==> trial 74: inputs <==
## module_mini_cpu
module module_mini_cpu(
    input clk,               
    input rst,               
    input power,             
    input send,              
    input [17:0] switches,   
    output wire [7:0] data,  
    output wire rs,          
    output wire rw,          
    output wire en,          
    output wire lcd_on,      
    output wire lcd_blon     
);
clock: 5.48 ns
lec_check: 0
abc_area: 1
cap_margin: 20
core_margin: 2
core_utilization: 72
cts_cluster_diameter: 199
cts_cluster_size: 99
place_density: 0.4
setup_slack_margin: 1.63
slew_margin: 20
run.sh (not shown) runs the stock make flow with config.mk's settings and CLKGATE_MAP_FILE=.
==> build 91 (differences from trial 74) <==
--- a/flow/config.mk
+++ b/flow/config.mk
@@ -9,8 +9,7 @@
 export CAP_MARGIN = 20
 export CORE_MARGIN = 2
 export CORE_UTILIZATION = 72
-export CTS_CLUSTER_DIAMETER = 199
-export CTS_CLUSTER_SIZE = 99
-export PLACE_DENSITY = 0.4
-export SETUP_SLACK_MARGIN = 1.63
+export MAX_ROUTING_LAYER = met4
+export PLACE_DENSITY_LB_ADDON = 0.02
+export SETUP_SLACK_MARGIN = 1.37
 export SLEW_MARGIN = 20
==> flow/constraint.sdc (replaced) <==
create_clock -name core_clock -period 12.1 [get_ports {clk}]
set_input_delay 2.4200 -clock core_clock [delete_from_list [all_inputs] [get_ports {clk}]]
set_output_delay 2.4200 -clock core_clock [all_outputs]
set_load 0.01 [all_outputs]
==> results <==
quantity	build 91	trial 74
Initial Util	0.724	0.724
Die area	54400 sq um	54400 sq um
Synthesized-area fraction occupied by and/or/nand/nor cells	0.272	0.272
Pre-CTS setup slack	-0.124 ns	-5.01 ns
Max H-tree Level	2	1
Number of clock buffers inserted by TritonCTS	45	8
Register bit total from synthesis	429	429
Half-perimeter wire length of the detailed placement result	84400 um	101000 um
Number of hold buffers added after CTS	0	0
Mean instance size in the synthesized netlist	7.49 sq um	7.49 sq um
Yosys synthesis warning count	6	6
Result of the run	failed layout checks	stopped before the end
Last stage reached	-	global routing (5_1_grt)
Violated checks	max-capacitance violations, max-slew violations, negative setup slack	-
Cell area after placement	38900 sq um	44800 sq um
Total of cells resized after clock tree synthesis	118	185
Placed Cells	5664	6299
Clock sink count	429	429
Number of post-CTS setup repair buffers	54	56
Cell taking the most area after synthesis	sky130_fd_sc_hd__edfxtp_1	sky130_fd_sc_hd__edfxtp_1
Number of top-level pins	35	35
Mapped Area	37800 sq um	37800 sq um
Routability congestion estimate from global placement	1.03	1.04

* * *

==> inputs of v21 <==
Starting RTL as in the previous note.
clock: 10.1 ns
lec_check: 0
abc_area: 1
cap_margin: 20
core_margin: 2
core_utilization: 72
cts_cluster_diameter: 221
hold_slack_margin: 0.28
max_routing_layer: met4
place_density_lb_addon: 0.02
setup_slack_margin: -0.73
slew_margin: 20
==> inputs of v34, as changes to v21 <==
CORE_UTILIZATION = 69   (was 72)
CTS_CLUSTER_DIAMETER = 298   (was 221)
HOLD_SLACK_MARGIN = not set   (was 0.28)
MAX_ROUTING_LAYER = not set   (was met4)
PLACE_DENSITY = 0.6   (was not set)
PLACE_DENSITY_LB_ADDON = not set   (was 0.02)
SETUP_SLACK_MARGIN = not set   (was -0.73)
==> flow/constraint.sdc (replaced) <==
create_clock -name core_clock -period 11.5 [get_ports {clk}]
set_input_delay 2.3000 -clock core_clock [delete_from_list [all_inputs] [get_ports {clk}]]
set_output_delay 2.3000 -clock core_clock [all_outputs]
set_load 0.01 [all_outputs]
==> results <==
                                                                                      v21                     v34
Status                                                         complete, but fails checks  timing/DRC/antenna clean
Layout check failures                                                negative setup slack                       -
Final Core Density                                                                 86.84%                  77.28%
Leakage power                                                                    20.68 nW                18.72 nW
Total routing resource utilization after global routing                            48.08%                  41.06%
Hold Path Cell Cnt                                                                      1                       2
Routed metal-1 wire length                                                       45.68 mm                44.17 mm
Cell area after placement                                                       41880 µm²               39030 µm²
Routed via count divided by cell count                                              6.560                   6.163
Met3 routing resource usage after global routing                                   12.65%                  11.00%
Number of standard-cell rows in the floorplan                                          84                      85
Inst Count DP                                                                        6042                    5691
HP Start                                                             lcd_inst.line1[3][5]  lcd_inst.char_index[4]
Share of the clock period used by the worst path after layout                      109.4%                  97.38%
# diodes                                                                                6                       1
Clock network area share                                                           3.522%                  3.611%

* * *

==> build 71: inputs <==
Starting RTL as in the previous note.
==> flow/config.mk <==
export PLATFORM = sky130hd
export DESIGN_NAME = module_mini_cpu
export DESIGN_NICKNAME = module_mini_cpu
export VERILOG_FILES = /design/flow/design.v
export SDC_FILE = /design/flow/constraint.sdc
export NUM_CORES = 4
export LEC_CHECK = 0
export CAP_MARGIN = 20
export CELL_PAD_IN_SITES_GLOBAL_PLACEMENT = 2
export CORE_ASPECT_RATIO = 0.62
export CORE_MARGIN = 2
export CORE_UTILIZATION = 26
export GPL_ROUTABILITY_DRIVEN = 1
export GPL_TIMING_DRIVEN = 0
export MIN_ROUTING_LAYER = met2
export PLACE_DENSITY_LB_ADDON = 0.25
export SETUP_SLACK_MARGIN = 2.63
export SLEW_MARGIN = 25
export TNS_END_PERCENT = 25
==> flow/constraint.sdc <==
create_clock -name core_clock -period 10.0 [get_ports {clk}]
set_input_delay 2.0000 -clock core_clock [delete_from_list [all_inputs] [get_ports {clk}]]
set_output_delay 2.0000 -clock core_clock [all_outputs]
set_load 0.01 [all_outputs]
==> build 49: changes against build 71 <==
==> flow/config.mk (replaced) <==
export PLATFORM = sky130hd
export DESIGN_NAME = module_mini_cpu
export DESIGN_NICKNAME = module_mini_cpu
export VERILOG_FILES = /design/flow/design.v
export SDC_FILE = /design/flow/constraint.sdc
export NUM_CORES = 4
export LEC_CHECK = 0
export ABC_AREA = 1
export CAP_MARGIN = 20
export CORE_MARGIN = 2
export CORE_UTILIZATION = 69
export CTS_CLUSTER_DIAMETER = 268
export PLACE_DENSITY = 0.6
export SLEW_MARGIN = 20
==> flow/constraint.sdc (replaced) <==
create_clock -name core_clock -period 11.5 [get_ports {clk}]
set_input_delay 2.3000 -clock core_clock [delete_from_list [all_inputs] [get_ports {clk}]]
set_output_delay 2.3000 -clock core_clock [all_outputs]
set_load 0.01 [all_outputs]
==> build 11: changes against build 71 <==
==> flow/config.mk (replaced) <==
export PLATFORM = sky130hd
export DESIGN_NAME = module_mini_cpu
export DESIGN_NICKNAME = module_mini_cpu
export VERILOG_FILES = /design/flow/design.v
export SDC_FILE = /design/flow/constraint.sdc
export NUM_CORES = 4
export LEC_CHECK = 0
export CAP_MARGIN = 20
export CORE_MARGIN = 2
export CORE_UTILIZATION = 72
export MAX_ROUTING_LAYER = met4
export SETUP_SLACK_MARGIN = 1.37
export SLEW_MARGIN = 20
==> flow/constraint.sdc (replaced) <==
create_clock -name core_clock -period 13.8 [get_ports {clk}]
set_input_delay 2.7600 -clock core_clock [delete_from_list [all_inputs] [get_ports {clk}]]
set_output_delay 2.7600 -clock core_clock [all_outputs]
set_load 0.01 [all_outputs]
==> results <==
metric                                                                       build 71                    build 11    build 49
Clock insertion delay at the later pin of the skew report                     0.70 ns                     0.58 ns     0.62 ns
Setup clock skew after layout                                               0.0842 ns                   0.0230 ns   0.0391 ns
Non-clock buffering overhead                                                   0.0631                      0.0620      0.0432
Status                                                     complete, but fails checks  complete, but fails checks  timing/DRC/antenna clean
Reasons for failing layout checks                                negative setup slack        negative setup slack           -
Top layer reached by signal wires                                                met5                        met4        met5
Slew headroom                                                                   0.156                       0.150       0.185
Routed len/inst                                                               26.0 µm                     28.3 µm     20.3 µm
Final std cell area, no fill                                               0.0471 mm²                  0.0449 mm²  0.0418 mm²
Register share of the cell area                                                 0.243                       0.255       0.274
DR vias/cell                                                                     7.12                        7.42        6.16
Via count of the routed design                                                  45.6k                       36.9k       35.9k
Sequential Power                                                              1.94 mW                     1.41 mW     1.69 mW
Pre-antenna DRT Iters                                                              13                          13           9
Non-Filler Instances                                                             6405                        4974        5830
Power in the clock group                                                      2.07 mW                     1.28 mW     1.52 mW
Final RePlAce weighted congestion                                                1.01                        1.01        1.01
Count of non-CTS inverters in the layout                                          386                         386         779
First-pass GRT wire length                                                     242 mm                      206 mm      181 mm
M1 wire length                                                                   0 µm                     46.3 mm     44.2 mm
Setup slack at placement                                                     -6.84 ns                   -0.437 ns   -0.307 ns
Highest net fanout along the worst path                                             7                          22          22
XOR/XNOR Area Share                                                            0.0188                      0.0188     0.00820
Number of cells on the critical path                                               80                          74          88

* * *

==> v15: inputs <==
module_mini_cpu again, from the RTL that the note above started with.
==> flow/config.mk <==
export PLATFORM = sky130hd
export DESIGN_NAME = module_mini_cpu
export DESIGN_NICKNAME = module_mini_cpu
export VERILOG_FILES = /design/flow/design.v
export SDC_FILE = /design/flow/constraint.sdc
export NUM_CORES = 4
export LEC_CHECK = 0
export CAP_MARGIN = 20
export CELL_PAD_IN_SITES_GLOBAL_PLACEMENT = 2
export CORE_ASPECT_RATIO = 1.08
export CORE_MARGIN = 2
export CORE_UTILIZATION = 26
export GPL_ROUTABILITY_DRIVEN = 1
export GPL_TIMING_DRIVEN = 0
export MAX_ROUTING_LAYER = met4
export MIN_ROUTING_LAYER = met2
export PLACE_DENSITY_LB_ADDON = 0.25
export SETUP_SLACK_MARGIN = 2.63
export SLEW_MARGIN = 35
export TNS_END_PERCENT = 25
==> flow/constraint.sdc <==
create_clock -name core_clock -period 10.0 [get_ports {clk}]
set_input_delay 2.0000 -clock core_clock [delete_from_list [all_inputs] [get_ports {clk}]]
set_output_delay 2.0000 -clock core_clock [all_outputs]
set_load 0.01 [all_outputs]
==> v8: changes against v15 <==
==> flow/config.mk (replaced) <==
export PLATFORM = sky130hd
export DESIGN_NAME = module_mini_cpu
export DESIGN_NICKNAME = module_mini_cpu
export VERILOG_FILES = /design/flow/design.v
export SDC_FILE = /design/flow/constraint.sdc
export NUM_CORES = 4
export LEC_CHECK = 0
export CAP_MARGIN = 20
export CORE_MARGIN = 2
export CORE_UTILIZATION = 65
export PLACE_DENSITY = 0.6
export SLEW_MARGIN = 20
==> flow/constraint.sdc (replaced) <==
create_clock -name core_clock -period 14.7 [get_ports {clk}]
set_input_delay 2.9400 -clock core_clock [delete_from_list [all_inputs] [get_ports {clk}]]
set_output_delay 2.9400 -clock core_clock [all_outputs]
set_load 0.01 [all_outputs]
==> summary of the runs <==
In v15 the sequential power is higher than in v8, by about 47%. Of v15 and v8, v15 has the higher clock skew (gap 0.0055 ns). Worst setup slack: v15 is worse than v8 (4.7 ns). v15 finished but failed the layout checks on negative setup slack. v8 completed without violations. Of v8 and v15, v15 has the higher die area (gap about 60%, measured against v15). Power: v8 is smaller than v15 (about 40%). Of v8 and v15, v15 has the higher non-clock buffer count (gap 242).
Power is estimated from default activity; no workload was simulated.
